Setup of old:
==> flow/design.v (excerpt) <==
module IOTDF( clk, rst, in_en, iot_in, fn_sel, busy, valid, iot_out);
Size: about 5600 cells after synthesis, about 870 flip-flops, about 0.049 sq mm of cells after synthesis.
clock: 2.41 ns
lec_check: 0
cap_margin: 20
cell_pad_in_sites_detail_placement: 0
core_margin: 2
core_utilization: 70
cts_cluster_diameter: 22
gpl_routability_driven: 0
max_routing_layer: met5
place_density: 0.67
slew_margin: 20
run.sh (not shown) runs the stock make flow with config.mk's settings and CLKGATE_MAP_FILE=.
Seen in the log of old: DPL-0033 during clock tree synthesis (4_1_cts), after which the run never completed.
Setup changes, old to new
Settings: CORE_UTILIZATION: 70 -> 40; CELL_PAD_IN_SITES_DETAIL_PLACEMENT: 0 -> unset; PLACE_DENSITY: 0.67 -> unset; MAX_ROUTING_LAYER: met5 -> unset; CTS_CLUSTER_DIAMETER: 22 -> unset; GPL_ROUTABILITY_DRIVEN: 0 -> unset; the clock period (ns, I/O delays scaled along): 2.41 -> 3.74.
==> comparison <==
new closes out successfully: all stages finished, all timing, DRC and antenna checks passed. Area of the mapped netlist came out exactly the same in new and old. Going from old to new, half-perimeter wire length of the detailed placement result grows by about 1.3%. Taking old as the reference, in new count of standard-cell rows went up; minimum setup slack after placement grew by 0.85 ns. old -> new: vertical die size increased by more than a quarter. new against old; total instance count after detailed placement is up by a few percent. Compared to old, new was floorplanned on a bigger die.

* * *

Starting RTL as in the previous note.
Design IOTDF, start of the top module:
module IOTDF( clk, rst, in_en, iot_in, fn_sel, busy, valid, iot_out);
export LEC_CHECK = 0
export ABC_AREA = 1
export CAP_MARGIN = 20
export CORE_MARGIN = 2
export CORE_UTILIZATION = 58
export GPL_ROUTABILITY_DRIVEN = 0
export MAX_ROUTING_LAYER = met5
export MIN_ROUTING_LAYER = met1
export PLACE_DENSITY_LB_ADDON = 0.21
export SETUP_SLACK_MARGIN = 0.08
export SLEW_MARGIN = 20
export TNS_END_PERCENT = 20
create_clock -name core_clock -period 3.43 [get_ports {clk}]
The starting point finished clean.
Edit:
Settings changed: CORE_MARGIN 2 to 4, PLACE_DENSITY_LB_ADDON 0.21 to not set.
Clock period 3.43 ns to 2.57 ns, I/O delays scaled along.
Result: Worst hold slack gets worse by 190 ps. Cell area rises by about 5%. Sequential power rises by 33%. Power rises by 38%. Core utilization rises by 3.2 points.
Edit:
Settings changed: CORE_MARGIN 4 to 2, CORE_UTILIZATION 58 to 66, GPL_ROUTABILITY_DRIVEN 0 to 1.
Clock period 2.57 ns to 2.1 ns, I/O delays scaled along.
- Now the flow ended with an error in 5_1_grt (GRT-0232)
- area after synthesis stays the same
- die size fell by 14%
- synthesized cell count does not change

* * *

Starting RTL as in the previous note.
## IOTDF
module IOTDF( clk, rst, in_en, iot_in, fn_sel, busy, valid, iot_out);
make LEC_CHECK=0 ABC_AREA=0 CAP_MARGIN=25 CELL_PAD_IN_SITES_DETAIL_PLACEMENT=1 CORE_MARGIN=6 CORE_UTILIZATION=39 CTS_CLUSTER_DIAMETER=389 GPL_ROUTABILITY_DRIVEN=1 MAX_ROUTING_LAYER=met5 MIN_ROUTING_LAYER=met1 PLACE_DENSITY=0.36 SLEW_MARGIN=20 TNS_END_PERCENT=15 finish   # period 5.51 ns
Change:
==> flow/config.mk (replaced) <==
export PLATFORM = sky130hd
export DESIGN_NAME = IOTDF
export DESIGN_NICKNAME = IOTDF
export VERILOG_FILES = /design/flow/design.v
export SDC_FILE = /design/flow/constraint.sdc
export NUM_CORES = 4
export LEC_CHECK = 0
export ABC_AREA = 0
export CAP_MARGIN = 35
export CORE_MARGIN = 4
export CORE_UTILIZATION = 25
export GPL_ROUTABILITY_DRIVEN = 1
export MAX_ROUTING_LAYER = met5
export MIN_ROUTING_LAYER = met1
export PLACE_DENSITY_LB_ADDON = 0.09
export SLEW_MARGIN = 20
export TNS_END_PERCENT = 20
==> flow/constraint.sdc (replaced) <==
create_clock -name core_clock -period 3.71 [get_ports {clk}]
set_input_delay 0.7420 -clock core_clock [delete_from_list [all_inputs] [get_ports {clk}]]
set_output_delay 0.7420 -clock core_clock [all_outputs]
set_load 0.01 [all_outputs]
The changed run finished clean.
Final area came out higher by 5.3%.
Worst setup slack got worse by 1.5 ns.
Cell count rises by 16%.
Critical path depth stays the same.
Maximum frequency rose by 10%.
Change:
--- a/flow/config.mk
+++ b/flow/config.mk
@@ -7,6 +7,6 @@
 export LEC_CHECK = 0
-export ABC_AREA = 0
-export CAP_MARGIN = 35
+export ABC_AREA = 1
+export CAP_MARGIN = 20
 export CORE_MARGIN = 4
-export CORE_UTILIZATION = 25
+export CORE_UTILIZATION = 58
 export GPL_ROUTABILITY_DRIVEN = 1
@@ -14,3 +14,3 @@
 export MIN_ROUTING_LAYER = met1
-export PLACE_DENSITY_LB_ADDON = 0.09
+export SETUP_SLACK_MARGIN = 0.08
 export SLEW_MARGIN = 20
==> flow/constraint.sdc (replaced) <==
create_clock -name core_clock -period 2.6 [get_ports {clk}]
set_input_delay 0.5200 -clock core_clock [delete_from_list [all_inputs] [get_ports {clk}]]
set_output_delay 0.5200 -clock core_clock [all_outputs]
set_load 0.01 [all_outputs]
What happened:
- cell count went down slightly
- count of clock-buffer cells in the layout went down by 25
- total power went up by well over a third
- setup slack gets worse by 0.35 ns
- design area is about the same
- area after synthesis went up by a few percent
- die area went down by well over a third
- core utilization went up by 38 points
- fmax went up by a quarter to a third
- critical path depth went up by 5
Change:
--- a/flow/config.mk
+++ b/flow/config.mk
@@ -7,6 +7,7 @@
 export LEC_CHECK = 0
-export ABC_AREA = 1
+export ABC_AREA = 0
 export CAP_MARGIN = 20
-export CORE_MARGIN = 4
-export CORE_UTILIZATION = 58
+export CORE_MARGIN = 2
+export CORE_UTILIZATION = 61
+export CTS_CLUSTER_SIZE = 73
 export GPL_ROUTABILITY_DRIVEN = 1
@@ -14,3 +15,4 @@
 export MIN_ROUTING_LAYER = met1
-export SETUP_SLACK_MARGIN = 0.08
+export PLACE_DENSITY_LB_ADDON = 0.21
+export SETUP_SLACK_MARGIN = 0.62
 export SLEW_MARGIN = 20
==> flow/constraint.sdc (replaced) <==
create_clock -name core_clock -period 3.27 [get_ports {clk}]
set_input_delay 0.6540 -clock core_clock [delete_from_list [all_inputs] [get_ports {clk}]]
set_output_delay 0.6540 -clock core_clock [all_outputs]
set_load 0.01 [all_outputs]
- critical path depth shrinks by 8
- maximum frequency shrinks by 6.2%
- register-to-register slack gets better by 0.50 ns
Change:
==> flow/config.mk (replaced) <==
export PLATFORM = sky130hd
export DESIGN_NAME = IOTDF
export DESIGN_NICKNAME = IOTDF
export VERILOG_FILES = /design/flow/design.v
export SDC_FILE = /design/flow/constraint.sdc
export NUM_CORES = 4
export LEC_CHECK = 0
export CAP_MARGIN = 20
export CORE_MARGIN = 2
export CORE_UTILIZATION = 9
export SLEW_MARGIN = 20
==> flow/constraint.sdc (replaced) <==
create_clock -name core_clock -period 6.84 [get_ports {clk}]
set_input_delay 1.3680 -clock core_clock [delete_from_list [all_inputs] [get_ports {clk}]]
set_output_delay 1.3680 -clock core_clock [all_outputs]
set_load 0.01 [all_outputs]
The new run ran to the end with no violations.
Register-to-register slack improved by 2.2 ns.
Global-route usage goes down by 35 points.
Cell area goes up by a little under a tenth.
Non-clock buffer count came out lower by 282.
Cell count went up by well over a third.
Clock-buffer cell count is lower by 5.
Via count went down by a few percent.
Synthesized cell count stays the same.
Routed wire length increases by about a fifth.
Change:
--- a/flow/config.mk
+++ b/flow/config.mk
@@ -9,3 +9,4 @@
 export CORE_MARGIN = 2
-export CORE_UTILIZATION = 9
+export CORE_UTILIZATION = 66
+export MAX_ROUTING_LAYER = met4
 export SLEW_MARGIN = 20
==> flow/constraint.sdc (replaced) <==
create_clock -name core_clock -period 2.94 [get_ports {clk}]
set_input_delay 0.5880 -clock core_clock [delete_from_list [all_inputs] [get_ports {clk}]]
set_output_delay 0.5880 -clock core_clock [all_outputs]
set_load 0.01 [all_outputs]
The new run produced a clean layout.
Cell area falls by 7.2%.
Die area falls by 86%.
Utilization rises by 67 points.
Clock power rises by 130%.
Non-clock buffer count rises by 403.
Global-route usage rises by 42 points.
Wire length falls by 11%.
Cell count falls by 46%.
First-iteration DRC count rises by 30%.
Total power rises by 140%.
Synthesized cell count stays the same.
Power is estimated from default activity; no workload was simulated.
